==> flow/design.v <==
`timescale 1ns / 1ps
module ALUmod(
    input wire [15:0] A,
    input wire [15:0] B,
    input wire [3:0] opcode,
    output reg [15:0] S,
    input wire [3:0] opext,
    output reg [4:0] CLFZN
    );
always@(A,B,opcode,opext) 
	begin
	  casex({opcode, opext})
	    8'b0000_0101:  
		 begin
		   CLFZN = 0;
		   {CLFZN[4], S} = A + B;
			CLFZN[2] = (~A[15]&~B[15]&S[15]) | (A[15]&B[15]&~S[15]);
		 end
		 8'b0101_xxxx:  
		 begin
			CLFZN = 0;		 
		   {CLFZN[4], S} = A + B;
			CLFZN[2] = (~A[15]&~B[15]&S[15]) | (A[15]&B[15]&S[15]);
		 end
		 8'b0000_0110:  
		 begin
			CLFZN = 0;		 
		   {CLFZN[4], S} = A + B;			 
			CLFZN[2] = CLFZN[4];
		 end
		 8'b0110_xxxx:  
		 begin
			CLFZN = 0;
		   {CLFZN[4],S} = A + B;			 
			CLFZN[2] = CLFZN[4];	 
		 end
		8'b0000_1001:  
		begin
			CLFZN = 0;
			S = B - A;			
			if( A[15] != B[15] && B[15] == S[15]) CLFZN[2] = 1'b1;  
		end
		8'b1001_xxxx:  
		begin
			CLFZN = 0;
			S = B - A;			
			if( A[15] != B[15] && B[15] == S[15]) CLFZN[2] = 1'b1;  
		end 
		8'b0011_xxxx:  
		begin
			CLFZN = {1'b0,
				A > B,
				1'b0,
				A == B,
				$signed(A) > $signed(B)};
			S = 0;
		end 
		8'b1011_xxxx:  
		begin
			CLFZN = {1'b0,
						A > B,
						1'b0,
						A == B,
						$signed(A) > $signed(B)};
		   S = 0;
		end 		
		8'b0000_0001:  
		begin
		   CLFZN = 0;  
			S = A & B;
		end
		8'b0000_0010:  
		begin
			CLFZN = 0; 
			S = A | B;
		end
		8'b0000_0011:  
		begin
			CLFZN = 0;
			S = A ^ B;
		end
		8'b0000_0100:  
		begin
			CLFZN = 0;
			S = !A;
		end
		8'b0000_1100:  
		begin
			CLFZN = 0;
			S = A << 1;
		end
		8'b0000_1110:  
		begin
			CLFZN = 0;
			S = A >> 1;
		end
		8'b1110_xxxx:  
		begin
			CLFZN = 0;
			S = A >> 1;
		end
		8'b0000_0111:  
		begin
			CLFZN = 0;
			S = {A[14:0], A[0]};
		end
		8'b0000_1000:  
		begin
			CLFZN = 0;
			S = {A[15], A[15:1]};
		end
		8'b0000_1101:  
		begin
			CLFZN = 0;
			S = A;
		end
		8'b1000_xxxx:  
		begin
			CLFZN = 0;
			S = A;
		end
		8'b0111_xxxx:  
		begin
			CLFZN = 0;
			S = {A[15:8],B[7:0]};
		end
		default:
		begin
			CLFZN = 0;
			S = 0;
		end
	  endcase
	end
endmodule
`timescale 1ns / 1ps
module BusMux(
    input [1:0] Select,
    input [15:0] InputA,
    input [15:0] InputB,
    input [15:0] InputC,
	 input [15:0] InputD,
    output reg [15:0] Output
    );
	always @(*)
	begin
		case(Select)
			2'h0: Output = InputA;
			2'h1: Output = InputB;
			2'h2: Output = InputC;
			2'h3: Output = InputD;
		endcase
	end
endmodule
module Mux2(
    input [0:0] Select,
    input [15:0] InputA,
    input [15:0] InputB,
    output reg [15:0] Output
    );
	always @(*)
	begin
		case(Select)
			2'h0: Output = InputA;
			2'h1: Output = InputB;
		endcase
	end
endmodule
`timescale 1ns / 1ps
module program_counter(
    input Clock,
    input Reset,
    input increment,
	 input [7:0] In,
    input [15:0] ImmIn,
    input WriteEnable,
    output reg [15:0] PC
    );
always @(posedge Clock, negedge Reset)
begin
	if(~Reset)
		begin
		PC <= 16'H0000;
		end
	else if(WriteEnable == 1'b1)
		begin
		PC <= ImmIn;
		end
	else if(increment == 1'b1)
		begin
		PC <= PC + In;
		PC <= {PC[15],PC[15:0]} + {{9{In[7]}},In[7:0]};
		end
	else
		begin
		PC <= PC;
		end
end
endmodule
`timescale 1ns / 1ps
module Processor_Status_Register(
	 input clock,
	 input reset,
	 input enable,
    input [4:0] CZLFM_in,
    output reg[4:0] CZLFN_out 
    );
always@(posedge clock, negedge reset)
begin
	if (~reset)
		CZLFN_out <= 0;
	else	
	if (enable)
		CZLFN_out <= CZLFM_in;
end
endmodule
`timescale 1ns / 1ps
module Reg16(
    input Clock,
    input Reset,
    input Write,
    input [15:0] In,
    output reg [15:0] Out
    );
	always @(posedge Clock, negedge Reset)
	begin
		if (~Reset)
			Out <= 0;
		else if (Write)
			Out <= In;
	end
endmodule
`timescale 1ns / 1ps
module RegFile2(
    input Clock,
    input Reset,
    input WriteEnable,
    input [3:0] SelectInput,
    input [3:0] SelectA,
    input [3:0] SelectB,
    input [15:0] In,
    output [15:0] A,
    output [15:0] B
    ); 
	 reg [15:0] registers [15:0];
	 always @(posedge Clock, negedge Reset)
	 begin
		if (~Reset)
		begin
		registers[0] <= 16'h0000;
		registers[1] <= 16'h0000;
		registers[2] <= 16'h0000;
		registers[3] <= 16'h0000;
		registers[4] <= 16'h0000;
		registers[5] <= 16'h0000;
		registers[6] <= 16'h0000;
		registers[7] <= 16'h0000;
		registers[8] <= 16'h0000;
		registers[9] <= 16'h0000;
		registers[10] <= 16'h0000;
		registers[11] <= 16'h0000;
		registers[12] <= 16'h0000;
		registers[13] <= 16'h0000;
		registers[14] <= 16'h0000;
		registers[15] <= 16'h0000; 
		end
		else
		begin
			if (WriteEnable)
				registers[SelectInput] <= In;
		end
	end 
	assign A = registers[SelectA];
	assign B = registers[SelectB];
endmodule
`timescale 1ns / 1ps
module SystemClock(
    input Clock,
    input Reset,
    output reg [15:0] Time
    );
	reg [15:0] count;
	always @(posedge Clock, negedge Reset)
	begin
		if (~Reset)
			begin
				Time <= 0;
				count <= 0;
			end
		else
			begin
				if (count > 16'h61a8)
					begin
						Time <= Time + 16'h0001;
						count <= 16'h0000;
					end
				else
					count <= count + 16'h0001;
			end
	end
endmodule
`timescale 1ns / 1ps
module CPU_Controller(
    input Clock,
    input Reset,
    input [15:0] INS,
    input [4:0] PSR,
	 input [7:0] GamePad,
	 input [15:0] SerialDataIn,
	 input SerialValid,
	 input [15:0] Time,
    output reg [3:0] OpCode,
    output reg [3:0] OpExt,
    output reg RegWrite,
    output reg [3:0] RegIn,
    output reg [3:0] RegA,
    output reg [3:0] RegB,
    output reg [15:0] Immediate,
	 output reg [7:0] PCImmediate,
    output reg [1:0] SelALU,
    output reg SelMEM,
    output reg MemRW,
    output reg PCWrite,
    output reg PCIncrement,
    output reg PCReset,
    output reg IRReset,
    output reg IRWrite,
    output reg PSRReset,
	 output reg PSREnable,
	 output reg VGAS_R,
	 output reg VGAS_E,
	 output reg VGAR_R,
	 output reg VGAR_E,
	 output reg SerialWrite,
	 output reg SerialRead
    );
	 reg state;
	always@(posedge Clock, negedge Reset)
	begin
		if (~Reset)
		begin
			state <= 0;
		end
		else
		begin
			state <= ~state;
		end
	end
	always@(*)
	begin
		if (~Reset)
		begin
			OpCode = 0;
			OpExt = 0;
			RegWrite = 0;
			RegA = 0;
			RegB = 0; 
			RegIn = 0;
			Immediate = 0; 
			PCImmediate = 0;
			SelALU = 0;
			SelMEM = 0;
			MemRW = 0;
			PCWrite = 0; 
			PCIncrement = 0;
			PCReset = 0;
			IRReset = 0;
			IRWrite = 0;
			PSRReset = 0;
			PSREnable = 0;
		   VGAS_R = 0;
	      VGAS_E = 0;
	      VGAR_R = 0;
	      VGAR_E = 0;
	      SerialWrite = 0;
			SerialRead = 0;
		end
		else  
		begin
		if (~state)
		begin
			OpCode = 0;
			OpExt = 0;
			RegWrite = 0;
			RegA = 0;
			RegB = 0; 
			RegIn = 0;
			Immediate = 0; 
			PCImmediate = 0;
			SelALU = 0;
			SelMEM = 1;
			MemRW = 0;
			IRWrite = 1;
			PCWrite = 0;
			PCIncrement = 0;
			PCReset = 1;
			IRReset = 1;
			PSRReset = 1;
			PSREnable = 0;
			VGAS_R = 1;
	      VGAS_E = 0;
	      VGAR_R = 1;
	      VGAR_E = 0;
	      SerialWrite = 0;
			SerialRead = 0;
		end
		else
			begin
				PSREnable = 1;
			casex (INS[15:0])
				16'b0000_xxxx_xxxx_xxxx:
					begin
						OpCode = INS[15:12];
						OpExt = INS[11:8];
						RegWrite = 1'b1; 
						RegIn = INS[3:0];
						RegA = INS[7:4];
						RegB = INS[3:0];
						PCImmediate = 8'h01; 
						Immediate = 16'h0000; 
						SelALU = 2'b01; 
						SelMEM = 1'b0; 
						MemRW = 1'b0;
						IRWrite = 1'b0;
						PCWrite = 1'b0;
						PCIncrement = 1'b1; 
						PCReset = 1'b1;
						IRReset = 1'b1;
						PSRReset = 1'b1;
						VGAS_R = 1;
						VGAS_E = 0;
						VGAR_R = 1;
						VGAR_E = 0;
						SerialWrite = 0;
						SerialRead = 0;	
					end
				16'b0001_0000_xxxx_xxxx:
				begin
						OpCode = 4'h0;
						OpExt = 4'h0;
						RegWrite = 1'b0; 
						RegIn = 4'b0;
						RegA = 4'b0;
						RegB = 4'b0;
						if(PSR[1] == 1 || PSR[0] == 1)
							PCImmediate = 8'h01;
						else
							PCImmediate = 8'h02; 
						Immediate = 16'h0000; 
						SelALU = 2'b01; 
						SelMEM = 1'b0; 
						MemRW = 1'b0;
						IRWrite = 1'b0;
						PCWrite = 1'b0;
						PCIncrement = 1'b1; 
						PCReset = 1'b1;
						IRReset = 1'b1;
						PSRReset = 1'b1;
						VGAS_R = 1;
						VGAS_E = 0;
						VGAR_R = 1;
						VGAR_E = 0;
						SerialWrite = 0;
						SerialRead = 0;
				end
				16'b0001_0001_xxxx_xxxx:
				begin
						OpCode = 4'h0;
						OpExt = 4'h0;
						RegWrite = 1'b0; 
						RegIn = 4'b0;
						RegA = 4'b0;
						RegB = 4'b0;
						if(PSR[3] == 1 || PSR[1] == 1)
							PCImmediate = 8'h01;
						else
							PCImmediate = 8'h02; 
						Immediate = 16'h0000; 
						SelALU = 2'b01; 
						SelMEM = 1'b0; 
						MemRW = 1'b0;
						IRWrite = 1'b0;
						PCWrite = 1'b0;
						PCIncrement = 1'b1; 
						PCReset = 1'b1;
						IRReset = 1'b1;
						PSRReset = 1'b1;
						VGAS_R = 1;
						VGAS_E = 0;
						VGAR_R = 1;
						VGAR_E = 0;
						SerialWrite = 0;
						SerialRead = 0;	
				end
				16'b0001_0010_xxxx_xxxx:
				begin
						OpCode = 4'h0;
						OpExt = 4'h0;
						RegWrite = 1'b0; 
						RegIn = 4'b0;
						RegA = 4'b0;
						RegB = 4'b0;
						if(PSR[1] == 1)
							PCImmediate = 8'h01;
						else
							PCImmediate = 8'h02; 
						Immediate = 16'h0000; 
						SelALU = 2'b01; 
						SelMEM = 1'b0; 
						MemRW = 1'b0;
						IRWrite = 1'b0;
						PCWrite = 1'b0;
						PCIncrement = 1'b1; 
						PCReset = 1'b1;
						IRReset = 1'b1;
						PSRReset = 1'b1;
						VGAS_R = 1;
						VGAS_E = 0;
						VGAR_R = 1;
						VGAR_E = 0;
						SerialWrite = 0;
						SerialRead = 0;	
				end
				16'b0001_0011_xxxx_xxxx:
				begin
						OpCode = 4'h0;
						OpExt = 4'h0;
						RegWrite = 1'b0; 
						RegIn = 4'b0;
						RegA = 4'b0;
						RegB = 4'b0;
						if(PSR[1] == 0 && PSR[0] == 0)
							PCImmediate = 8'h01;
						else
							PCImmediate = 8'h02; 
						Immediate = 16'h0000; 
						SelALU = 2'b01; 
						SelMEM = 1'b0; 
						MemRW = 1'b0;
						IRWrite = 1'b0;
						PCWrite = 1'b0;
						PCIncrement = 1'b1; 
						PCReset = 1'b1;
						IRReset = 1'b1;
						PSRReset = 1'b1;
						VGAS_R = 1;
						VGAS_E = 0;
						VGAR_R = 1;
						VGAR_E = 0;
						SerialRead = 0;
						SerialWrite = 0;						
				end
				16'b0001_0100_xxxx_xxxx:
				begin
						OpCode = 4'h0;
						OpExt = 4'h0;
						RegWrite = 1'b0; 
						RegIn = 4'b0;
						RegA = 4'b0;
						RegB = 4'b0;
						if(PSR[3] == 0)
							PCImmediate = 8'h01;
						else
							PCImmediate = 8'h02; 
						Immediate = 16'h0000; 
						SelALU = 2'b01; 
						SelMEM = 1'b0; 
						MemRW = 1'b0;
						IRWrite = 1'b0;
						PCWrite = 1'b0;
						PCIncrement = 1'b1; 
						PCReset = 1'b1;
						IRReset = 1'b1;
						PSRReset = 1'b1;
						VGAS_R = 1;
						VGAS_E = 0;
						VGAR_R = 1;
						VGAR_E = 0;
						SerialRead = 0;
						SerialWrite = 0;						
				end				
				16'b0011_xxxx_xxxx_xxxx:
				begin 
						OpCode = INS[15:12];
						OpExt = INS[11:8];
						RegWrite = 1'b0;
						RegIn = 4'h0;
						RegA = INS[7:4];
						RegB = INS[3:0];
						PCImmediate = 8'h01;
						Immediate = 16'h0000; 
						SelALU = 2'b01; 
						SelMEM = 1'b0; 
						MemRW = 1'b0;
						IRWrite = 1'b0;
						PCWrite = 1'b0;
						PCIncrement = 1'b1; 
						PCReset = 1'b1;
						IRReset = 1'b1;
						PSRReset = 1'b1;
						VGAS_R = 1;
						VGAS_E = 0;
						VGAR_R = 1;
						VGAR_E = 0;
						SerialRead = 0;
						SerialWrite = 0;						
				end
				16'b0101_xxxx_xxxx_xxxx:
				begin
						OpCode = INS[15:12];
						OpExt = INS[11:8];
						RegWrite = 1'b1;
						RegIn = INS[3:0];
						RegA = 4'h0;
						RegB = INS[3:0];
						PCImmediate = 8'h01;
						Immediate = {{8{INS[11]}},INS[11:4]}; 
						SelALU = 2'b00; 
						SelMEM = 1'b0; 
						MemRW = 1'b0;
						IRWrite = 1'b0;
						PCWrite = 1'b0;
						PCIncrement = 1'b1; 
						PCReset = 1'b1;
						IRReset = 1'b1;
						PSRReset = 1'b1;
						VGAS_R = 1;
						VGAS_E = 0;
						VGAR_R = 1;
						VGAR_E = 0;
						SerialRead = 0;
						SerialWrite = 0;						
				end
				16'b0110_xxxx_xxxx_xxxx:
				begin
						OpCode = INS[15:12];
						OpExt = INS[11:8];
						RegWrite = 1'b1;
						RegIn = INS[3:0];
						RegA = 4'h0;
						RegB = INS[3:0];
						PCImmediate = 8'h01;
						Immediate = {{8{1'b0}},INS[11:4]}; 
						SelALU = 2'b00; 
						SelMEM = 1'b0; 
						MemRW = 1'b0;
						IRWrite = 1'b0;
						PCWrite = 1'b0;
						PCIncrement = 1'b1; 
						PCReset = 1'b1;
						IRReset = 1'b1;
						PSRReset = 1'b1;
						VGAS_R = 1;
						VGAS_E = 0;
						VGAR_R = 1;
						VGAR_E = 0;
						SerialRead = 0;
						SerialWrite = 0;						
				end
				16'b0111_xxxx_xxxx_xxxx:
				begin
						OpCode = INS[15:12];
						OpExt = INS[11:8];
						RegWrite = 1'b1;
						RegIn = INS[3:0];
						RegA = 4'h0;
						RegB = INS[3:0];
						PCImmediate = 8'h01;
						Immediate = {INS[11:4],{8{1'b0}}}; 
						SelALU = 2'b00; 
						SelMEM = 1'b0; 
						MemRW = 1'b0;
						IRWrite = 1'b0;
						PCWrite = 1'b0;
						PCIncrement = 1'b1; 
						PCReset = 1'b1;
						IRReset = 1'b1;
						PSRReset = 1'b1;
						VGAS_R = 1;
						VGAS_E = 0;
						VGAR_R = 1;
						VGAR_E = 0;
						SerialRead = 0;
						SerialWrite = 0;						
				end		
				16'b1000_xxxx_xxxx_xxxx:
				begin
						OpCode = INS[15:12];
						OpExt = INS[11:8];
						RegWrite = 1'b1;
						RegIn = INS[3:0];
						RegA = 4'h0;
						RegB = INS[3:0];
						PCImmediate = 8'h01;
						Immediate = {{8{1'b0}},INS[11:4]}; 
						SelALU = 2'b00; 
						SelMEM = 1'b0; 
						MemRW = 1'b0;
						IRWrite = 1'b0;
						PCWrite = 1'b0;
						PCIncrement = 1'b1; 
						PCReset = 1'b1;
						IRReset = 1'b1;
						PSRReset = 1'b1;
						VGAS_R = 1;
						VGAS_E = 0;
						VGAR_R = 1;
						VGAR_E = 0;
						SerialRead = 0;
						SerialWrite = 0;						
				end
				16'b1001_xxxx_xxxx_xxxx:
				begin
						OpCode = INS[15:12];
						OpExt = INS[11:8];
						RegWrite = 1'b1;
						RegIn = INS[3:0];
						RegA = 4'h0;
						RegB = INS[3:0];
						PCImmediate = 8'h01;
						Immediate = {{8{INS[11]}},INS[11:4]}; 
						SelALU = 2'b00; 
						SelMEM = 1'b0; 
						MemRW = 1'b0;
						IRWrite = 1'b0;
						PCWrite = 1'b0;
						PCIncrement = 1'b1; 
						PCReset = 1'b1;
						IRReset = 1'b1;
						PSRReset = 1'b1;
						VGAS_R = 1;
						VGAS_E = 0;
						VGAR_R = 1;
						VGAR_E = 0;
						SerialRead = 0;
						SerialWrite = 0;						
				end
				16'b1010_0000_xxxx_xxxx:
				begin
						OpCode = 4'h0;
						OpExt = 4'h0;
						RegWrite = 1'b0; 
						RegIn = 4'b0;
						RegA = 4'b0;
						RegB = 4'b0;
						if(PSR[1] == 1 || PSR[0] == 1)
							PCImmediate = INS[7:0];
						else
							PCImmediate = 8'h01; 
						Immediate = 16'h0000; 
						SelALU = 2'b01; 
						SelMEM = 1'b0; 
						MemRW = 1'b0;
						IRWrite = 1'b0;
						PCWrite = 1'b0;
						PCIncrement = 1'b1; 
						PCReset = 1'b1;
						IRReset = 1'b1;
						PSRReset = 1'b1;
						VGAS_R = 1;
						VGAS_E = 0;
						VGAR_R = 1;
						VGAR_E = 0;
						SerialRead = 0;
						SerialWrite = 0;						
				end
				16'b1010_0001_xxxx_xxxx:
				begin
						OpCode = 4'h0;
						OpExt = 4'h0;
						RegWrite = 1'b0; 
						RegIn = 4'b0;
						RegA = 4'b0;
						RegB = 4'b0;
						if(PSR[3] == 1 || PSR[1] == 1)
							PCImmediate = INS[7:0];
						else
							PCImmediate = 8'h01; 
						Immediate = 16'h0000; 
						SelALU = 2'b01; 
						SelMEM = 1'b0; 
						MemRW = 1'b0;
						IRWrite = 1'b0;
						PCWrite = 1'b0;
						PCIncrement = 1'b1; 
						PCReset = 1'b1;
						IRReset = 1'b1;
						PSRReset = 1'b1;
						VGAS_R = 1;
						VGAS_E = 0;
						VGAR_R = 1;
						VGAR_E = 0;
						SerialRead = 0;
						SerialWrite = 0;						
				end
				16'b1010_0010_xxxx_xxxx:
				begin
						OpCode = 4'h0;
						OpExt = 4'h0;
						RegWrite = 1'b0; 
						RegIn = 4'b0;
						RegA = 4'b0;
						RegB = 4'b0;
						if(PSR[1] == 1)
							PCImmediate = INS[7:0];
						else
							PCImmediate = 8'h01; 
						Immediate = 16'h0000; 
						SelALU = 2'b01; 
						SelMEM = 1'b0; 
						MemRW = 1'b0;
						IRWrite = 1'b0;
						PCWrite = 1'b0;
						PCIncrement = 1'b1; 
						PCReset = 1'b1;
						IRReset = 1'b1;
						PSRReset = 1'b1;
						VGAS_R = 1;
						VGAS_E = 0;
						VGAR_R = 1;
						VGAR_E = 0;
						SerialRead = 0;
						SerialWrite = 0;						
				end
				16'b1010_0011_xxxx_xxxx:
				begin
						OpCode = 4'h0;
						OpExt = 4'h0;
						RegWrite = 1'b0; 
						RegIn = 4'b0;
						RegA = 4'b0;
						RegB = 4'b0;
						if(PSR[1] == 0 && PSR[0] == 0)
							PCImmediate = INS[7:0];
						else
							PCImmediate = 8'h01; 
						Immediate = 16'h0000; 
						SelALU = 2'b01; 
						SelMEM = 1'b0; 
						MemRW = 1'b0;
						IRWrite = 1'b0;
						PCWrite = 1'b0;
						PCIncrement = 1'b1; 
						PCReset = 1'b1;
						IRReset = 1'b1;
						PSRReset = 1'b1;
						VGAS_R = 1;
						VGAS_E = 0;
						VGAR_R = 1;
						VGAR_E = 0;
						SerialRead = 0;
						SerialWrite = 0;						
				end
				16'b1010_0100_xxxx_xxxx:
				begin
						OpCode = 4'h0;
						OpExt = 4'h0;
						RegWrite = 1'b0; 
						RegIn = 4'b0;
						RegA = 4'b0;
						RegB = 4'b0;
						if(PSR[3] == 0)
							PCImmediate = INS[7:0];
						else
							PCImmediate = 8'h01; 
						Immediate = 16'h0000; 
						SelALU = 2'b01; 
						SelMEM = 1'b0; 
						MemRW = 1'b0;
						IRWrite = 1'b0;
						PCWrite = 1'b0;
						PCIncrement = 1'b1; 
						PCReset = 1'b1;
						IRReset = 1'b1;
						PSRReset = 1'b1;
						VGAS_R = 1;
						VGAS_E = 0;
						VGAR_R = 1;
						VGAR_E = 0;
						SerialRead = 0;
						SerialWrite = 0;						
				end
				16'b1010_0101_xxxx_xxxx:
				begin
						OpCode = 4'h0;
						OpExt = 4'h0;
						RegWrite = 1'b0; 
						RegIn = 4'b0;
						RegA = 4'b0;
						RegB = 4'b0;
						PCImmediate = INS[7:0]; 
						Immediate = 16'h0000; 
						SelALU = 2'b01; 
						SelMEM = 1'b0; 
						MemRW = 1'b0;
						IRWrite = 1'b0;
						PCWrite = 1'b0;
						PCIncrement = 1'b1; 
						PCReset = 1'b1;
						IRReset = 1'b1;
						PSRReset = 1'b1;
						VGAS_R = 1;
						VGAS_E = 0;
						VGAR_R = 1;
						VGAR_E = 0;
						SerialRead = 0;
						SerialWrite = 0;						
				end				
				16'b1100_0000_xxxx_xxxx:
				begin
						OpCode = 4'b0000;
						OpExt = 4'b1101;
						RegWrite = 1'b0; 
						RegIn = 4'b0;
						RegA = INS[7:4];
						RegB = 4'b0;
						PCImmediate = 8'h00;
						Immediate = 16'h0000; 
						SelALU = 2'b01; 
						SelMEM = 1'b0; 
						MemRW = 1'b0;
						IRWrite = 1'b0;
						PCWrite = 1'b1;
						PCIncrement = 1'b0; 
						PCReset = 1'b1;
						IRReset = 1'b1;
						PSRReset = 1'b1;
						VGAS_R = 1;
						VGAS_E = 0;
						VGAR_R = 1;
						VGAR_E = 0;
						SerialRead = 0;
						SerialWrite = 0;						
				end
				16'b1100_0001_xxxx_xxxx:
				begin
						OpCode = 4'b0000;
						OpExt = 4'b1101;
						RegWrite = 1'b1; 
						RegIn = INS[3:0];
						RegA = 4'b0;
						RegB = 4'b0;
						PCImmediate = 8'h01;
						Immediate = 16'h0000; 
						SelALU = 2'b11; 
						SelMEM = 1'b0; 
						MemRW = 1'b0;
						IRWrite = 1'b0;
						PCWrite = 1'b0;
						PCIncrement = 1'b1; 
						PCReset = 1'b1;
						IRReset = 1'b1;
						PSRReset = 1'b1;
						VGAS_R = 1;
						VGAS_E = 0;
						VGAR_R = 1;
						VGAR_E = 0;
						SerialRead = 0;
						SerialWrite = 0;						
				end
				16'b1011_xxxx_xxxx_xxxx:
				begin 
						OpCode = INS[15:12];
						OpExt = INS[11:8];
						RegWrite = 1'b0;
						RegIn = 4'h0;
						RegA = INS[7:4];
						RegB = INS[3:0];
						PCImmediate = 8'h01;
						Immediate = {{8{INS[11]}},INS[11:4]}; 
						SelALU = 2'b00; 
						SelMEM = 1'b0; 
						MemRW = 1'b0;
						IRWrite = 1'b0;
						PCWrite = 1'b0;
						PCIncrement = 1'b1; 
						PCReset = 1'b1;
						IRReset = 1'b1;
						PSRReset = 1'b1;
						VGAS_R = 1;
						VGAS_E = 0;
						VGAR_R = 1;
						VGAR_E = 0;
						SerialRead = 0;
						SerialWrite = 0;						
				end
				16'b0100_0000_XXXX_XXXX:
				begin
						OpCode = 4'b0000;
						OpExt = 4'b1101;
						RegWrite = 1'b1;
						RegIn = INS[3:0];
						RegA = 4'h0;
						RegB = INS[7:4];
						PCImmediate = 8'h01;
						Immediate = 16'h0000; 
						SelALU = 2'b10; 
						SelMEM = 1'b0; 
						MemRW = 1'b0;
						IRWrite = 1'b0;
						PCWrite = 1'b0;
						PCIncrement = 1'b1; 
						PCReset = 1'b1;
						IRReset = 1'b1;
						PSRReset = 1'b1;
						VGAS_R = 1;
						VGAS_E = 0;
						VGAR_R = 1;
						VGAR_E = 0;
						SerialRead = 0;
						SerialWrite = 0;						
				end
				16'b0100_0001_XXXX_XXXX:
				begin
						OpCode = 4'b0000;
						OpExt = 4'b1101;
						RegWrite = 1'b0;
						RegIn = 4'h0;
						RegA = INS[3:0];
						RegB = INS[7:4];
						PCImmediate = 8'h01;
						Immediate = 16'h0000; 
						SelALU = 2'b01; 
						SelMEM = 1'b0; 
						MemRW = 1'b1;
						IRWrite = 1'b1;
						PCWrite = 1'b0;
						PCIncrement = 1'b1; 
						PCReset = 1'b1;
						IRReset = 1'b1;
						PSRReset = 1'b1;
						VGAS_R = 1;
						VGAS_E = 0;
						VGAR_R = 1;
						VGAR_E = 0;
						SerialRead = 0;
						SerialWrite = 0;						
				end
				16'b1101_0000_xxxx_xxxx:
				begin
						OpCode = 4'b0000;
						OpExt = 4'b1101;
						RegWrite = 1'b0;
						RegIn = 4'h0;
						RegA = INS[7:4];
						RegB = 4'h0;
						PCImmediate = 8'h01;
						Immediate = 16'h0000; 
						SelALU = 2'b01; 
						SelMEM = 1'b0; 
						MemRW = 1'b0;
						IRWrite = 1'b0;
						PCWrite = 1'b0;
						PCIncrement = 1'b1; 
						PCReset = 1'b1;
						IRReset = 1'b1;
						PSRReset = 1'b1;
						VGAS_R = 1;
						VGAS_E = 1;
						VGAR_R = 1;
						VGAR_E = 0;
						SerialRead = 0;
						SerialWrite = 0;						
				end	
				16'b1101_0001_xxxx_xxxx:
				begin
						OpCode = 4'b0000;
						OpExt = 4'b1101;
						RegWrite = 1'b0;
						RegIn = 4'h0;
						RegA = INS[7:4];
						RegB = 4'h0;
						PCImmediate = 8'h01;
						Immediate = 16'h0000; 
						SelALU = 2'b01; 
						SelMEM = 1'b0; 
						MemRW = 1'b0;
						IRWrite = 1'b0;
						PCWrite = 1'b0;
						PCIncrement = 1'b1; 
						PCReset = 1'b1;
						IRReset = 1'b1;
						PSRReset = 1'b1;
						VGAS_R = 1;
						VGAS_E = 0;
						VGAR_R = 1;
						VGAR_E = 1;
						SerialRead = 0;
						SerialWrite = 0;						
				end	
				16'b1101_0010_xxxx_xxxx:
				begin
						OpCode = 4'b0000;
						OpExt = 4'b1101;
						RegWrite = SerialValid; 
						RegIn = INS[3:0];
						RegA = 4'b0;
						RegB = 4'b0;
						if(~SerialValid)
							PCImmediate = 8'h01;
						else
							PCImmediate = 8'h02; 
						Immediate = SerialDataIn; 
						SelALU = 2'b00; 
						SelMEM = 1'b0; 
						MemRW = 1'b0;
						IRWrite = 1'b0;
						PCWrite = 1'b0;
						PCIncrement = 1'b1; 
						PCReset = 1'b1;
						IRReset = 1'b1;
						PSRReset = 1'b1;
						VGAS_R = 1;
						VGAS_E = 0;
						VGAR_R = 1;
						VGAR_E = 0;
						SerialRead = 1;
						SerialWrite = 0;						
				end
				16'b1101_0011_xxxx_xxxx:
				begin
						OpCode = 4'b0000;
						OpExt = 4'b1101;
						RegWrite = 1'b0; 
						RegIn = 4'b0;
						RegA = INS[7:4];
						RegB = 4'b0;
						PCImmediate = 8'h01; 
						Immediate = 16'h0000; 
						SelALU = 2'b01; 
						SelMEM = 1'b0; 
						MemRW = 1'b0;
						IRWrite = 1'b0;
						PCWrite = 1'b0;
						PCIncrement = 1'b1; 
						PCReset = 1'b1;
						IRReset = 1'b1;
						PSRReset = 1'b1;
						VGAS_R = 1;
						VGAS_E = 0;
						VGAR_R = 1;
						VGAR_E = 0;
						SerialRead = 0;
						SerialWrite = 1;						
				end				
				16'b1101_0100_xxxx_xxxx:
				begin
						OpCode = 4'b0000;
						OpExt = 4'b1101;
						RegWrite = 1'b1;
						RegIn = INS[3:0];
						RegA = 4'h0;
						RegB = 4'h0;
						PCImmediate = 8'h01;
						Immediate = {8'h00,GamePad[7:0]}; 
						SelALU = 2'b00; 
						SelMEM = 1'b0; 
						MemRW = 1'b0;
						IRWrite = 1'b0;
						PCWrite = 1'b0;
						PCIncrement = 1'b1; 
						PCReset = 1'b1;
						IRReset = 1'b1;
						PSRReset = 1'b1;
						VGAS_R = 1;
						VGAS_E = 0;
						VGAR_R = 1;
						VGAR_E = 0;
						SerialRead = 0;
						SerialWrite = 0;						
				end
				16'b1101_0101_xxxx_xxxx:
				begin
						OpCode = 4'b0000;
						OpExt = 4'b1101;
						RegWrite = 1'b1;
						RegIn = INS[3:0];
						RegA = 4'h0;
						RegB = 4'h0;
						PCImmediate = 8'h01;
						Immediate = Time; 
						SelALU = 2'b00; 
						SelMEM = 1'b0; 
						MemRW = 1'b0;
						IRWrite = 1'b0;
						PCWrite = 1'b0;
						PCIncrement = 1'b1; 
						PCReset = 1'b1;
						IRReset = 1'b1;
						PSRReset = 1'b1;
						VGAS_R = 1;
						VGAS_E = 0;
						VGAR_R = 1;
						VGAR_E = 0;
						SerialRead = 0;
						SerialWrite = 0;						
				end								
				16'bXXXX_XXXX_XXXX_XXXX:
				begin
						OpCode = 0;
						OpExt = 0;
						RegWrite = 1'b0;
						RegIn = 0;
						RegA = 0;
						RegB = 0;
						PCImmediate = 8'h01;
						Immediate = {{8{1'b1}},INS[11:4]}; 
						SelALU = 2'b00; 
						SelMEM = 2'b00; 
						MemRW = 1'b0;
						IRWrite = 1'b0;
						PCWrite = 1'b0;
						PCIncrement = 1'b1; 
						PCReset = 1'b1;
						IRReset = 1'b1;
						PSRReset = 1'b1;
						VGAS_R = 1;
						VGAS_E = 0;
						VGAR_R = 1;
						VGAR_E = 0;
						SerialRead = 0;
						SerialWrite = 0;						
				end
			endcase
			end
		end
	end
endmodule
`timescale 1ns / 1ps
module CPU(
    input Clock,
    input Reset,
    input [15:0] Mem_Data,
	 input SerialValid,
	 input [15:0] SerialDataIn,
	 input [7:0] GamePad,
    output [15:0] Mem_Addr,
    output Mem_Write,
    output [15:0] Data_Out,
	 output [15:0] VGA_Start,
	 output [15:0] VGA_Row,
	 output SerialSend,
	 output SerialRead,
	 output [15:0] SerialDataOut
    );
	 wire [15:0] INS_TO_CPU;
	 wire [4:0] PSR_TO_CPU;
	 wire [3:0] OpCode;
	 wire [3:0] OpExt;
	 wire [3:0] RegIn;
	 wire [3:0] RegA;
	 wire [3:0] RegB;
	 wire [15:0] Immediate;
	 wire [7:0] PCImmediate;
	 wire [1:0] SelALU;
	 wire [15:0] A_to_Mux;
	 wire [15:0] A_to_ALU;
	 wire [15:0] B;
	 wire [15:0] S;
	 wire [15:0] PC_OUT;
	 wire [4:0] ALU_TO_PSR;
	 wire [15:0] Time;
	 CPU_Controller CPU_Control(Clock, Reset, INS_TO_CPU, PSR_TO_CPU, 
											GamePad, SerialDataIn, SerialValid, Time,
											OpCode, OpExt, RegWrite, RegIn, RegA, RegB, 
											Immediate, PCImmediate, SelALU, SelMEM, 
											Mem_Write, PCWrite, PCIncrement, 
											PCReset, IRReset, IRWrite, PSRReset, PSREnable,
											VGAS_R, VGAS_E, VGAR_R, VGAR_E,
											SerialSend, SerialRead);
	 RegFile2 rf(Clock, Reset, RegWrite, RegIn, RegA, RegB, S, A_to_Mux, B);
	 ALUmod brain(A_to_ALU, B, OpCode, S, OpExt, ALU_TO_PSR);
	 BusMux alu_mux(SelALU, Immediate, A_to_Mux, Mem_Data, PC_OUT, A_to_ALU);
	 Mux2 mem_mux(SelMEM, B, PC_OUT, Mem_Addr);
	 program_counter pc(Clock, PCReset, PCIncrement, PCImmediate, S, PCWrite, PC_OUT);
	 Processor_Status_Register psr( Clock, PSRReset, PSREnable, ALU_TO_PSR, PSR_TO_CPU);
	 Reg16 InstructionRegister( Clock, IRReset,IRWrite, Mem_Data, INS_TO_CPU);
	 Reg16 VGASRegister( Clock, VGAS_R, VGAS_E, S, VGA_Start);
	 Reg16 VGARRegister( Clock, VGAR_R, VGAR_E, S, VGA_Row);
	 SystemClock timer(Clock, Reset, Time);
	 assign Data_Out = S;
	 assign SerialDataOut = S;
endmodule
==> flow/run.sh <==
#!/bin/bash
# the make line also repeats each setting of config.mk as NAME=value (left out here)
make -C /OpenROAD-flow-scripts/flow DESIGN_CONFIG=/design/flow/config.mk WORK_HOME=/design/flow/orfs CLKGATE_MAP_FILE= finish
==> flow/config.mk <==
export PLATFORM = sky130hd
export DESIGN_NAME = CPU
export DESIGN_NICKNAME = CPU
export VERILOG_FILES = /design/flow/design.v
export SDC_FILE = /design/flow/constraint.sdc
export NUM_CORES = 4
export LEC_CHECK = 0
export ABC_AREA = 1
export CAP_MARGIN = 20
export CORE_MARGIN = 2
export CORE_UTILIZATION = 70
export CTS_CLUSTER_DIAMETER = 212
export SETUP_SLACK_MARGIN = 0.56
export SLEW_MARGIN = 20
==> flow/constraint.sdc <==
create_clock -name core_clock -period 6.44 [get_ports {Clock}]
set_input_delay 1.2880 -clock core_clock [delete_from_list [all_inputs] [get_ports {Clock}]]
set_output_delay 1.2880 -clock core_clock [all_outputs]
set_load 0.01 [all_outputs]
==> impl_metrics.toml, run 1 <==
# generated from flow reports
[die]
die-area_um2 = 35290
core.rowCount = 67
fp_util_pct = 70.73
die_h_um = 187.8
num_io_pins = 126
die-width_um = 187.8
core_um2 = 33450

[synth]
syn_area_um2 = 23660
synth.top_cell.area_share_pct = 37.65
synth_chip_area_um2 = 23660
yosysTopAreaCell = "dfrtp_1"
ys_seq_share_pct = 37.65
synth-async-reset-ratio_pct = 100.0
compound_area_share_pct = 16.41
synthSimpleGateAreaFrac_pct = 30.87
ys.flop_type = "dfrtp_1"
top_cell = "nand2_1"
edf_count = 0
synthAdderAreaFrac_pct = 4.590
yosys-stat-cells = 3481
syn_avg_cell_area_um2 = 6.797
ys_sh_xor_pct = 1.222
logic_family = "simple AND/OR/NAND/NOR gates"
synth.net_count = 3609
yosys-top-cells-count = "nand2_1, dfrtp_1, inv_1, o21ai_0, nor2_1"
synth_cell_types = 58
ys.flops = 356
yosys_warnings = 23
synth.area.top_cells = "dfrtp_1, nand2_1, o21ai_0, inv_1, nor2_1"
synth_cells = 3481
synth.area.mux_share_pct = 0

[outcome]
flow.stopped_at = "global routing"
outcome = "aborted with a tool error"
error = "[ERROR GRT-0116] Global routing finished with congestion. Check the congestion regions in the DRC Viewer."

[clocking]
cts_buffers = 38
cts.sinks = 356
cts-hold-fix-buffers = 0
htree_num_levels = 2
clk_path_buf_depth = 3
root_buffer = "clkbuf_16"

[global_routing]
track_usage_pct = 88.66
grt_overflow_total = 486

[placement]
pre_cts_ws_ps = -896.1
place_area_um2 = 28220
portBuffers = 125
hpwlAfterDp_um = 73960
finalWeightedCongestion = 1.244
-- layer usage --
layer | GRT overflow | global-route usage [%]
met5 | 2 | 53.43
met3 | 20 | 79.04
met4 | 142 | 86.43
met1 | 12 | 88.05
met2 | 310 | 101.4
-- stage by stage --
stage	total power [µW]	util, %	std cells
floorplan	4100	-	3481
global placement	5474	84.37	4299
detailed placement	5575	84.37	4299
CTS	8389	94.13	4465
-- what timing repair did --
action                     CTS
setup buffers               99
cloned                       1
setup endpoints to repair   32
pin swaps                  141
resized                    373
==> run 2, diff against run 1 <==
ABC_AREA = default   (was 1)
CORE_UTILIZATION = 40   (was 70)
CTS_CLUSTER_DIAMETER = default   (was 212)
PLACE_DENSITY = 0.6   (was default)
SETUP_SLACK_MARGIN = default   (was 0.56)
clock period = 12.8 ns   (was 6.44 ns; I/O delays follow)
==> run 2 against run 1 <==
  * Die area up 72%
  * The run now finishes clean
  * Synthesized cell count down 24%
  * Area after synthesis down 0.68%
==> impl_metrics.toml, run 2 <==
# flow metrics
[hold_path]
min_from = "VGARRegister.Out[2]"
min_to = "VGARRegister.Out[2]"
hold_path.class = "register to register"
holdPathStages = 2

[outcome]
outcome = "timing/DRC/antenna clean"

[worst_setup_path]
crit_cells = 25
reg2regPathDepth = 24
critPathLaunchType = "primary input"
criticalPathCategory = "primary input to output port"
regToRegSetupSlack_ps = 4150
cp.buffers_inverters = 6
crit_path_frequent_cell = "buf_4"
cp_data_arrival_time_ps = 9670
cp-end-kind = "output port"
crit_required_ps = 10240
slowest_stage = "or4b_1"
max_stage_delay_ps = 530
crit_fanout = 55
r2r-start = "InstructionRegister.Out[13]"
critPathLaunch = "Reset"
r2r_end = "pc.PC[15]"
critical-path-top-delay-family = "simple AND/OR/NAND/NOR gates"
crit_path_end = "SerialDataOut[15]"

[synth]
compound_area_share_pct = 27.08
yosys-top-cells-count = "dfrtp_1, nor2_1, a21oi_1, nand2_1, o21ai_0"
synth.area.top_cells = "dfrtp_1, mux2_2, a21oi_1, ha_1, nor2_1"
synth.area.mux_share_pct = 6.432
yosys_warnings = 23
logic_family = "AND-OR/OR-AND gates"
synthSimpleGateAreaFrac_pct = 16.68
synth.net_count = 2773
synth-async-reset-ratio_pct = 100.0
synth.top_cell.area_share_pct = 37.91
synth_cell_types = 101
ys_sh_xor_pct = 1.491
ys.flops = 356
synth_chip_area_um2 = 23500
yosysTopAreaCell = "dfrtp_1"
syn_area_um2 = 23500
ys_seq_share_pct = 37.91
edf_count = 0
ys.flop_type = "dfrtp_1"
yosys-stat-cells = 2645
syn_avg_cell_area_um2 = 8.884
top_cell = "dfrtp_1"
synth_cells = 2645
synthAdderAreaFrac_pct = 4.622

[placement]
hpwlAfterDp_um = 81330
finalWeightedCongestion = 1.069
pre_cts_ws_ps = 742.3
portBuffers = 125

[power]
finalPower_uw = 4821
power_clock_uw = 1300
power_frac_comb_pct = 40.7
powerDensity_nw_per_um2 = 176.3
p_leak_uw = 0.01162
comb_cell_power_uw = 1960
maxPowerGroup = "combinational logic"
seqPwrFrac_pct = 32.3
power.internal_uw = 2779
peakVddDrop_mv = 0.1139
pg_seq_uw = 1560
p_sw_uw = 2042
clock_power_share_pct = 27.0
p_sw_share_pct = 42.35

[clocking]
cts_tree = "built"
htree_num_levels = 2
cts-hold-fix-buffers = 0
worstSkewPairLatency_ps = 600
clk_pin_slew_ps = 60
cts_buffers = 43
cts_setup_buffers = 0
cts_resized = 0
clk_path_buf_depth = 3
root_buffer = "clkbuf_16"
cts.sinks = 356

[timing]
skew_ps = 25.25
setup_tns_ps = 0
finalHoldViolations = 0
setup_viol = 0
finalCriticalPeriod_ps = 12230
worst_pin_slew_ps = 1179
fmax_ghz = 0.08178
hold_slack_ps = 481.6
grt_setup_unrepaired = "false"
setup_slack_ps = 572.4
slew_viol_final = 0
slew_headroom_pct = 20.91
final.period_utilization_pct = 95.53

[die]
num_io_pins = 126
die-area_um2 = 60700
core_um2 = 57920
die_h_um = 246.4
fp_util_pct = 40.57
die-width_um = 246.4
core.rowCount = 88

[drt]
dr.pass1.iters = 13
wl_um = 112800
drc_errors = 0
avgViaCountPerCell = 6.817
ant_nets = 0
wire_per_inst_um = 32.06
dr.first_iter.drc_count = 3563
num_vias = 23990

[flow_run]
drv_cap = 0
warnings = 78

[global_routing]
grt_overflow_total = 0
grt_antenna_before_repair = 9
grt_pass1_wl_um = 162100
track_usage_pct = 36.70
grt_pass1_vias = 22919
grt_max_degree = 172

[final_layout]
synthToLayoutAreaGrowth_pct = 16.36
flop_area_um2 = 8909
multiInputGateArea_um2 = 13380
final_util_pct = 47.21
n_fill_cell = 5613
nets = 2848
-- run 2: area by class of cell --
cell class / instances / share of cell area (%)
clock buffer: 59 / 4.448
antenna: 1 / 0.009152
clock inverter: 19 / 1.002
inverter: 90 / 1.240
tap: 765 / 3.501
timing repair buffer: 257 / 8.278
multi-input combinational: 1972 / 48.94
sequential: 356 / 32.58
-- run 2: stage by stage --
| stage | cells | instance area, µm² |
|---|---|---|
| after floorplan | 2645 | 23500 |
| after global placement | 3440 | 25830 |
| after detailed placement | 3440 | 25830 |
| after CTS | 3518 | 27320 |
| after global routing | 3518 | 27340 |
| final | 3519 | 27340 |
-- run 2: metal layers --
layer  share of wire, %  wire [µm]  global-route usage (%)
met1                 39      44280                   47.88
met2                 43      47990                   54.73
met3                 10      11800                   8.214
met4                7.7       8691                   23.74
met5              0.046         52                       0
==> run 3, diff against run 2 <==
CORE_UTILIZATION = 70   (was 40)
PLACE_DENSITY = default   (was 0.6)
SETUP_SLACK_MARGIN = -0.5   (was default)
clock period = 6.44 ns   (was 12.8 ns; I/O delays follow)
==> run 3 against run 2 <==
  * The flow now stops in global routing
  * Die area is 42% lower
  * Synthesized cell count unchanged
  * Area after synthesis unchanged
==> impl_metrics.toml, run 3 <==
# generated from flow reports
[synth]
top_cell = "dfrtp_1"
synthSimpleGateAreaFrac_pct = 16.68
ys.flops = 356
ys_seq_share_pct = 37.91
syn_avg_cell_area_um2 = 8.884
synth_chip_area_um2 = 23500
synth.area.mux_share_pct = 6.432
synth.top_cell.area_share_pct = 37.91
synthAdderAreaFrac_pct = 4.622
synth_cells = 2645
edf_count = 0
yosys-stat-cells = 2645
yosysTopAreaCell = "dfrtp_1"
compound_area_share_pct = 27.08
logic_family = "AND-OR/OR-AND gates"
yosys_warnings = 23
synth.area.top_cells = "dfrtp_1, mux2_2, a21oi_1, ha_1, nor2_1"
synth_cell_types = 101
ys_sh_xor_pct = 1.491
synth-async-reset-ratio_pct = 100.0
syn_area_um2 = 23500
ys.flop_type = "dfrtp_1"
yosys-top-cells-count = "dfrtp_1, nor2_1, a21oi_1, nand2_1, o21ai_0"
synth.net_count = 2773

[die]
core.rowCount = 67
num_io_pins = 126
die-area_um2 = 35050
core_um2 = 33280
die-width_um = 187.2
die_h_um = 187.2
fp_util_pct = 70.60

[outcome]
flow.stopped_at = "global routing"
error = "[ERROR GRT-0116] Global routing finished with congestion. Check the congestion regions in the DRC Viewer."
outcome = "aborted with a tool error"

[clocking]
clk_path_buf_depth = 3
cts-hold-fix-buffers = 0
cts_buffers = 39
cts.sinks = 356
htree_num_levels = 2
root_buffer = "clkbuf_16"

[global_routing]
track_usage_pct = 81.77
grt_overflow_total = 179

[placement]
finalWeightedCongestion = 1.328
place_area_um2 = 28790
place_inst = 3542
portBuffers = 125
hpwlAfterDp_um = 78970
==> run 3: layer usage <==
metal | global-route usage, % | GRT overflow
met1 | 83.10 | 6
met2 | 95.62 | 92
met3 | 68.18 | 7
met4 | 79.95 | 74
met5 | 41.76 | 0
==> run 3: repair_timing <==
item | in CTS
endpoints found under the setup margin | 30
pin swaps | 62
buffers inserted | 43
cloned | 0
gates resized | 225
==> run 3: through the flow <==
step	setup slack, ps	util [%]
after CTS	-1107	93.19
after detailed placement	-1535	86.50
after global placement	-1385	86.49
after floorplan	-925.0	-
==> run 4, diff against run 3 <==
CORE_UTILIZATION = 40   (was 70)
CTS_CLUSTER_DIAMETER = 43   (was default)
GPL_TIMING_DRIVEN = 0   (was default)
HOLD_SLACK_MARGIN = -0.01   (was default)
MIN_ROUTING_LAYER = met2   (was default)
SETUP_SLACK_MARGIN = 0.26   (was -0.5)
SLEW_MARGIN = 5   (was 20)
clock period = 13.0 ns   (was 6.44 ns; I/O delays follow)
==> run 4 against run 3 <==
  * The flow again stops in global routing
  * Die area rose by 73%
  * Synthesized cell count stayed put
  * Area after synthesis is the same
==> impl_metrics.toml, run 4 <==
# generated from flow reports
[clocking]
cts.sinks = 356
clk_path_buf_depth = 3
root_buffer = "clkbuf_16"
cts-hold-fix-buffers = 0
cts_buffers = 59
htree_num_levels = 2

[placement]
finalWeightedCongestion = 1.199
pre_cts_ws_ps = -2972
place_inst = 3575
portBuffers = 125
hpwlAfterDp_um = 101400

[synth]
synth-async-reset-ratio_pct = 100.0
compound_area_share_pct = 27.08
logic_family = "AND-OR/OR-AND gates"
yosys-stat-cells = 2645
yosys-top-cells-count = "dfrtp_1, nor2_1, a21oi_1, nand2_1, o21ai_0"
ys.flops = 356
edf_count = 0
top_cell = "dfrtp_1"
syn_area_um2 = 23500
synth_cell_types = 101
synth.top_cell.area_share_pct = 37.91
yosys_warnings = 23
ys.flop_type = "dfrtp_1"
syn_avg_cell_area_um2 = 8.884
ys_sh_xor_pct = 1.491
synthSimpleGateAreaFrac_pct = 16.68
yosysTopAreaCell = "dfrtp_1"
synth.area.mux_share_pct = 6.432
ys_seq_share_pct = 37.91
synthAdderAreaFrac_pct = 4.622
synth_cells = 2645
synth.area.top_cells = "dfrtp_1, mux2_2, a21oi_1, ha_1, nor2_1"
synth_chip_area_um2 = 23500
synth.net_count = 2773

[outcome]
flow.stopped_at = "global routing"
outcome = "aborted with a tool error"
error = "[ERROR GRT-0116] Global routing finished with congestion. Check the congestion regions in the DRC Viewer."

[die]
die-area_um2 = 60700
fp_util_pct = 40.57
die_h_um = 246.4
core.rowCount = 88
num_io_pins = 126
core_um2 = 57920
die-width_um = 246.4

[global_routing]
track_usage_pct = 74.81
grt_overflow_total = 3
run 4: metal layers:
layer,global-route usage [%],GRT overflow
met5,62.01,1
met2,79.33,0
met3,83.24,2
met4,54.20,0
met1,-,-
run 4: stage by stage:
step                utilization (%)  cell area, µm²  hold WS, ps
global placement              44.39           25710        461.6
detailed placement            45.29           26230        474.8
floorplan                         -           23500        444.5
CTS                           49.77           28830        488.1
run 4: what timing repair did:
item / CTS
setup buffers: 7
gates resized: 108
gates cloned: 2
endpoints found under the setup margin: 32
pin swaps: 7
==> run 5, diff against run 4 <==
CAP_MARGIN = 15   (was 20)
CELL_PAD_IN_SITES_DETAIL_PLACEMENT = 2   (was default)
CTS_CLUSTER_DIAMETER = 292   (was 43)
CTS_CLUSTER_SIZE = 76   (was default)
GPL_ROUTABILITY_DRIVEN = 0   (was default)
HOLD_SLACK_MARGIN = default   (was -0.01)
MAX_ROUTING_LAYER = met4   (was default)
==> run 5 against run 4 <==
  * The run again fails in global routing
  * Die area is the same
  * Area after synthesis unchanged
  * Synthesized cell count is the same
==> impl_metrics.toml, run 5 <==
# generated from flow reports
[outcome]
outcome = "aborted with a tool error"
error = "[ERROR GRT-0116] Global routing finished with congestion. Check the congestion regions in the DRC Viewer."
flow.stopped_at = "global routing"

[synth]
compound_area_share_pct = 27.08
syn_avg_cell_area_um2 = 8.884
yosys_warnings = 23
synth.top_cell.area_share_pct = 37.91
logic_family = "AND-OR/OR-AND gates"
synth.area.top_cells = "dfrtp_1, mux2_2, a21oi_1, ha_1, nor2_1"
synthAdderAreaFrac_pct = 4.622
synth.area.mux_share_pct = 6.432
yosys-top-cells-count = "dfrtp_1, nor2_1, a21oi_1, nand2_1, o21ai_0"
synth-async-reset-ratio_pct = 100.0
synth_cells = 2645
ys_seq_share_pct = 37.91
yosysTopAreaCell = "dfrtp_1"
syn_area_um2 = 23500
ys.flops = 356
edf_count = 0
synthSimpleGateAreaFrac_pct = 16.68
synth.net_count = 2773
ys_sh_xor_pct = 1.491
top_cell = "dfrtp_1"
ys.flop_type = "dfrtp_1"
synth_cell_types = 101
synth_chip_area_um2 = 23500
yosys-stat-cells = 2645

[placement]
portBuffers = 125
hpwlAfterDp_um = 106500
place_area_um2 = 25910

[die]
die_h_um = 246.4
num_io_pins = 126
die-area_um2 = 60700
core.rowCount = 88
die-width_um = 246.4
fp_util_pct = 40.57
core_um2 = 57920

[clocking]
htree_num_levels = 1
cts.sinks = 356
clk_path_buf_depth = 3
root_buffer = "clkbuf_16"
cts_buffers = 8

[global_routing]
track_usage_pct = 94.95
grt_overflow_total = 2576
-- run 5: metrics by stage --
| step | setup TNS, ps | util [%] | setup slack [ps] | cells |
|---|---|---|---|---|
| after floorplan | 0 | - | 2207 | 2645 |
| after global placement | -5646470 | 44.39 | -13620 | 3535 |
| after detailed placement | -34090 | 44.74 | -2615 | 3550 |
| after CTS | 0 | 46.09 | 274.5 | 3571 |
-- run 5: metal layers --
metal,GRT overflow,track usage (%)
met2,654,93.43
met5,-,-
met4,357,79.57
met3,1565,106.4
met1,-,-
-- run 5: timing repair --
item / 4_1_cts
pin swaps: 8
setup endpoints to repair: 28
buffers inserted: 9
gates resized: 111
hold buffers: 0
gates cloned: 2
==> run 6, diff against run 5 <==
CAP_MARGIN = 20   (was 15)
CELL_PAD_IN_SITES_DETAIL_PLACEMENT = default   (was 2)
CORE_UTILIZATION = 58   (was 40)
CTS_CLUSTER_DIAMETER = default   (was 292)
CTS_CLUSTER_SIZE = 84   (was 76)
GPL_ROUTABILITY_DRIVEN = default   (was 0)
GPL_TIMING_DRIVEN = default   (was 0)
MAX_ROUTING_LAYER = default   (was met4)
MIN_ROUTING_LAYER = default   (was met2)
PLACE_DENSITY = 0.6   (was default)
SETUP_SLACK_MARGIN = 1.92   (was 0.26)
SLEW_MARGIN = 20   (was 5)
TNS_END_PERCENT = 5   (was default)
clock period = 7.14 ns   (was 13.0 ns; I/O delays follow)
==> run 6 against run 5 <==
  * Now fails the layout checks on negative setup slack
  * Synthesized cell count unchanged
  * Area after synthesis stayed put
  * Die area down 31%
==> impl_metrics.toml, run 6 <==
# flow metrics
[outcome]
outcome = "failed layout checks"
so.violations = "negative setup slack"

[timing]
slew_headroom_pct = 26.81
grt_setup_unrepaired = "true"
final.period_utilization_pct = 109.1
fmax_ghz = 0.1283
setup_slack_ps = -652.5
setup_tns_ps = -9582
worst_pin_slew_ps = 1095
setup_viol = 25
skew_ps = 39.83
finalCriticalPeriod_ps = 7793
slew_viol_final = 0
finalHoldViolations = 0

[die]
die-width_um = 205.3
die_h_um = 205.3
core_um2 = 39820
fp_util_pct = 59.00
core.rowCount = 73
num_io_pins = 126
die-area_um2 = 42140

[worst_setup_path]
r2r-start = "InstructionRegister.Out[13]"
max_stage_delay_ps = 480
crit_cells = 30
cp_data_arrival_time_ps = 6360
reg2regPathDepth = 31
crit_path_frequent_cell = "buf_4"
crit_required_ps = 5710
critical-path-top-delay-family = "AND-OR/OR-AND gates"
slowest_stage = "dfrtp_2"
critPathLaunch = "InstructionRegister.Out[13]"
crit_fanout = 6
regToRegSetupSlack_ps = 750
criticalPathCategory = "register to output port"
cp-end-kind = "output port"
crit_path_end = "Data_Out[14]"
r2r_end = "pc.PC[14]"
critPathLaunchType = "register"
cp.buffers_inverters = 13

[synth]
yosys-stat-cells = 2645
yosys_warnings = 23
compound_area_share_pct = 27.08
ys.flops = 356
syn_area_um2 = 23500
logic_family = "AND-OR/OR-AND gates"
synth.area.mux_share_pct = 6.432
syn_avg_cell_area_um2 = 8.884
yosys-top-cells-count = "dfrtp_1, nor2_1, a21oi_1, nand2_1, o21ai_0"
synth_cell_types = 101
synthSimpleGateAreaFrac_pct = 16.68
synth-async-reset-ratio_pct = 100.0
yosysTopAreaCell = "dfrtp_1"
synthAdderAreaFrac_pct = 4.622
synth_cells = 2645
ys_sh_xor_pct = 1.491
ys_seq_share_pct = 37.91
edf_count = 0
synth.area.top_cells = "dfrtp_1, mux2_2, a21oi_1, ha_1, nor2_1"
ys.flop_type = "dfrtp_1"
synth.net_count = 2773
synth.top_cell.area_share_pct = 37.91
top_cell = "dfrtp_1"
synth_chip_area_um2 = 23500

[final_layout]
nets = 3324
design_area_um2 = 32430
stdcell_count = 3755
synthToLayoutAreaGrowth_pct = 38.00

[drt]
wire_per_inst_um = 31.86
dr.pass1.iters = 15
ant_nets = 0
avgViaCountPerCell = 7.479
dr.first_iter.drc_count = 5827
wl_um = 119700
drc_errors = 0
num_vias = 28085

[hold_path]
min_from = "timer.Time[15]"
hold_path.class = "register to register"
holdPathStages = 1
min_to = "timer.Time[15]"

[clocking]
clk_path_buf_depth = 3
cts-hold-fix-buffers = 0
cts_tree = "built"
cts.sinks = 356
htree_num_levels = 2
worstSkewPairLatency_ps = 620
clk_pin_slew_ps = 70
root_buffer = "clkbuf_16"
cts_buffers = 39

[placement]
hpwlAfterDp_um = 81620
pre_cts_ws_ps = -1085
place_area_um2 = 28770
finalWeightedCongestion = 1.138
portBuffers = 125
place_inst = 3593

[power]
clock_power_share_pct = 22.8
comb_cell_power_uw = 5020
p_leak_uw = 0.01437
power_frac_comb_pct = 49.7
power_clock_uw = 2300
power.internal_uw = 5861
powerDensity_nw_per_um2 = 311.5
pg_seq_uw = 2780
peakVddDrop_mv = 0.3035
maxPowerGroup = "combinational logic"
seqPwrFrac_pct = 27.5
p_sw_uw = 4239
p_sw_share_pct = 41.97
finalPower_uw = 10100

[flow_run]
drv_cap = 0
warnings = 80

[global_routing]
grt_max_degree = 85
grt_antenna_before_repair = 8
grt_pass1_vias = 27762
grt_pass1_wl_um = 174200
track_usage_pct = 56.29
grt_overflow_total = 0
==> run 6: area by class of cell <==
type / count / area (µm²)
tap: 525 / 656.9
inverter: 90 / 366.6
clock inverter: 21 / 336.6
sequential: 356 / 8915
clock buffer: 49 / 1094
multi-input combinational: 1972 / 14760
timing repair buffer: 737 / 6291
antenna: 5 / 12.51
fill: 2441 / 7396
==> run 6: timing repair <==
item,4_1_cts,5_1_grt
gates cloned,1,0
endpoints found under the setup margin,334,333
pin swaps,161,72
buffers inserted,56,28
resized,430,100
==> run 6: per-stage QoR <==
step                      hold WS, ps  utilization, %
after detailed placement        463.6           72.23
after global placement          465.7           72.19
after floorplan                 444.5               -
final                           484.4           81.43
after global routing            485.9           81.40
after CTS                       474.4           79.83
==> run 6: metal layers <==
metal / GRT usage (%) / routed length [µm] / vias up
li1: - / - / 11041
met1: 64.58 / 38430 / 13105
met2: 80.36 / 47620 / 2830
met3: 25.18 / 19690 / 1103
met4: 47.07 / 13860 / 6
met5: 0 / 41 / -
==> run 7, diff against run 6 <==
CAP_MARGIN = 35   (was 20)
CORE_MARGIN = 4   (was 2)
CORE_UTILIZATION = 38   (was 58)
CTS_CLUSTER_SIZE = 42   (was 84)
MAX_ROUTING_LAYER = met4   (was default)
PLACE_DENSITY = default   (was 0.6)
PLACE_DENSITY_LB_ADDON = 0.16   (was default)
SETUP_SLACK_MARGIN = default   (was 1.92)
SLEW_MARGIN = 15   (was 20)
TNS_END_PERCENT = default   (was 5)
clock period = 13.0 ns   (was 7.14 ns; I/O delays follow)
==> run 7 against run 6 <==
  * The run now finishes clean
  * Clock skew down 15 ps
  * Count of clock-buffer cells in the layout rose by 8
  * Critical endpoint is now SerialDataOut[15]
  * Routed wire length is 1.6% lower
  * Area after synthesis did not move
  * Setup slack better by 890 ps
  * Global-route usage down 21 points
  * Cell area down 15%
  * Non-clock buffer count shrank 467
  * Sequential power shrank 45%
  * Clock power down 46%
  * Synthesized cell count is the same
  * Critical path type is now primary input to output port
==> impl_metrics.toml, run 7 <==
# flow metrics
[synth]
synth_cells = 2645
yosys_warnings = 23
syn_area_um2 = 23500
synth-async-reset-ratio_pct = 100.0
logic_family = "AND-OR/OR-AND gates"
synth_cell_types = 101
synth.net_count = 2773
yosys-top-cells-count = "dfrtp_1, nor2_1, a21oi_1, nand2_1, o21ai_0"
synthAdderAreaFrac_pct = 4.622
ys_sh_xor_pct = 1.491
ys.flop_type = "dfrtp_1"
yosysTopAreaCell = "dfrtp_1"
synth.top_cell.area_share_pct = 37.91
synthSimpleGateAreaFrac_pct = 16.68
syn_avg_cell_area_um2 = 8.884
synth.area.mux_share_pct = 6.432
ys_seq_share_pct = 37.91
compound_area_share_pct = 27.08
synth_chip_area_um2 = 23500
top_cell = "dfrtp_1"
edf_count = 0
synth.area.top_cells = "dfrtp_1, mux2_2, a21oi_1, ha_1, nor2_1"
ys.flops = 356
yosys-stat-cells = 2645

[worst_setup_path]
crit_required_ps = 10400
r2r_end = "pc.PC[15]"
critical-path-top-delay-family = "simple AND/OR/NAND/NOR gates"
cp_data_arrival_time_ps = 10160
reg2regPathDepth = 22
critPathLaunch = "Reset"
cp.buffers_inverters = 6
regToRegSetupSlack_ps = 4250
max_stage_delay_ps = 780
crit_cells = 24
crit_path_end = "SerialDataOut[15]"
r2r-start = "InstructionRegister.Out[9]"
critPathLaunchType = "primary input"
crit_chain = "buf_8, and2_2, nand2_2, clkinv_2, a21o_1, and3_1, buf_4, nor2_1, o221ai_1, or4b_1, nand2_1, inv_1, ha_1, nor2b_1, o21ai_0, a21boi_0, o2111ai_1, and3_1, o41ai_1, nand2_1, a21oi_1, nand4_1, buf_4, clkdlybuf4s50_1"
cp-end-kind = "output port"
crit_fanout = 39
criticalPathCategory = "primary input to output port"
slowest_stage = "o41ai_1"

[power]
p_leak_uw = 0.01169
p_sw_uw = 2045
p_sw_share_pct = 43.02
pg_seq_uw = 1540
power.internal_uw = 2710
power_clock_uw = 1250
peakVddDrop_mv = 0.09193
clock_power_share_pct = 26.4
seqPwrFrac_pct = 32.4
comb_cell_power_uw = 1960
power_frac_comb_pct = 41.2
maxPowerGroup = "combinational logic"
powerDensity_nw_per_um2 = 172.9

[clocking]
root_buffer = "clkbuf_16"
cts_tree = "built"
worstSkewPairLatency_ps = 600
htree_num_levels = 2
cts_setup_buffers = 0
cts.sinks = 356
cts_buffers = 42
cts-hold-fix-buffers = 0
cts_resized = 0
clk_path_buf_depth = 3
clk_pin_slew_ps = 60

[drt]
avgViaCountPerCell = 6.673
wl_um = 117800
dr.pass1.iters = 8
ant_nets = 0
drc_errors = 0
num_vias = 23675
dr.first_iter.drc_count = 3162
wire_per_inst_um = 33.20

[global_routing]
use_met2_pct = 54.49
grt.busiest_layer = "met2"
grt_max_degree = 67
grt_pass1_vias = 23322
grt_pass1_wl_um = 168900
grt_antenna_before_repair = 4
use_met1_pct = 44.61
grt_overflow_total = 0
track_usage_pct = 35.61
grtUsageMet3_pct = 7.460

[timing]
finalHoldViolations = 0
slew_viol_final = 0
grt_setup_unrepaired = "false"
worst_pin_slew_ps = 994.6
slew_headroom_pct = 32.99
final.period_utilization_pct = 98.17
fmax_ghz = 0.07836
setup_tns_ps = 0
skew_ps = 24.61
setup_viol = 0
finalCriticalPeriod_ps = 12760

[outcome]
outcome = "timing/DRC/antenna clean"

[hold_path]
holdPathStages = 1
min_to = "timer.Time[15]"
min_from = "timer.Time[15]"
hold_path.class = "register to register"

[placement]
finalWeightedCongestion = 1.055
portBuffers = 125
hpwlAfterDp_um = 85440
place_area_um2 = 25960

[final_layout]
n_fill_cell = 6010
nets = 2860
synthToLayoutAreaGrowth_pct = 17.04
design_area_um2 = 27500

[die]
die_h_um = 256.7
die-area_um2 = 65880
num_io_pins = 126
core_um2 = 60810
die-width_um = 256.7
fp_util_pct = 38.64
core.rowCount = 90

[flow_run]
warnings = 75
drv_cap = 0
## run 7: stage by stage
stage / total power (µW) / cells / hold WS, ps / utilization (%) / setup slack (ps)
floorplan: 2507 / 2645 / 444.5 / - / 2207
global placement: 3459 / 3453 / 460.9 / 42.48 / 599.9
detailed placement: 3458 / 3463 / 466.3 / 42.69 / 632.1
CTS: 4721 / 3539 / 474.4 / 45.05 / 588.6
global route: 4950 / 3548 / 490.0 / 45.23 / 3.960
finish: 4755 / 3548 / 477.1 / 45.23 / 238.5
## run 7: layout make-up
cell class	instances	area, µm²	share of cell area (%)
Sequential cell	356	8909	32.39
Clock inverter	19	249.0	0.9053
Timing Repair Buffer	270	2450	8.908
Inverter	90	339.1	1.233
Tap cell	782	978.4	3.558
Multi-Input combinational cell	1972	13390	48.67
Clock buffer	57	1187	4.317
Antenna cell	2	5.005	0.01820
## run 7: per-layer routing
layer | wire length (µm) | share of wire (%) | up-vias
met4 | 7826 | 6.6 | 0
met2 | 52140 | 44 | 1401
met5 | 0 | 0 | -
li1 | - | - | 10109
met1 | 47570 | 40 | 11798
met3 | 10250 | 8.7 | 367
No activity file was given, so power comes from the tool's default toggle rates.
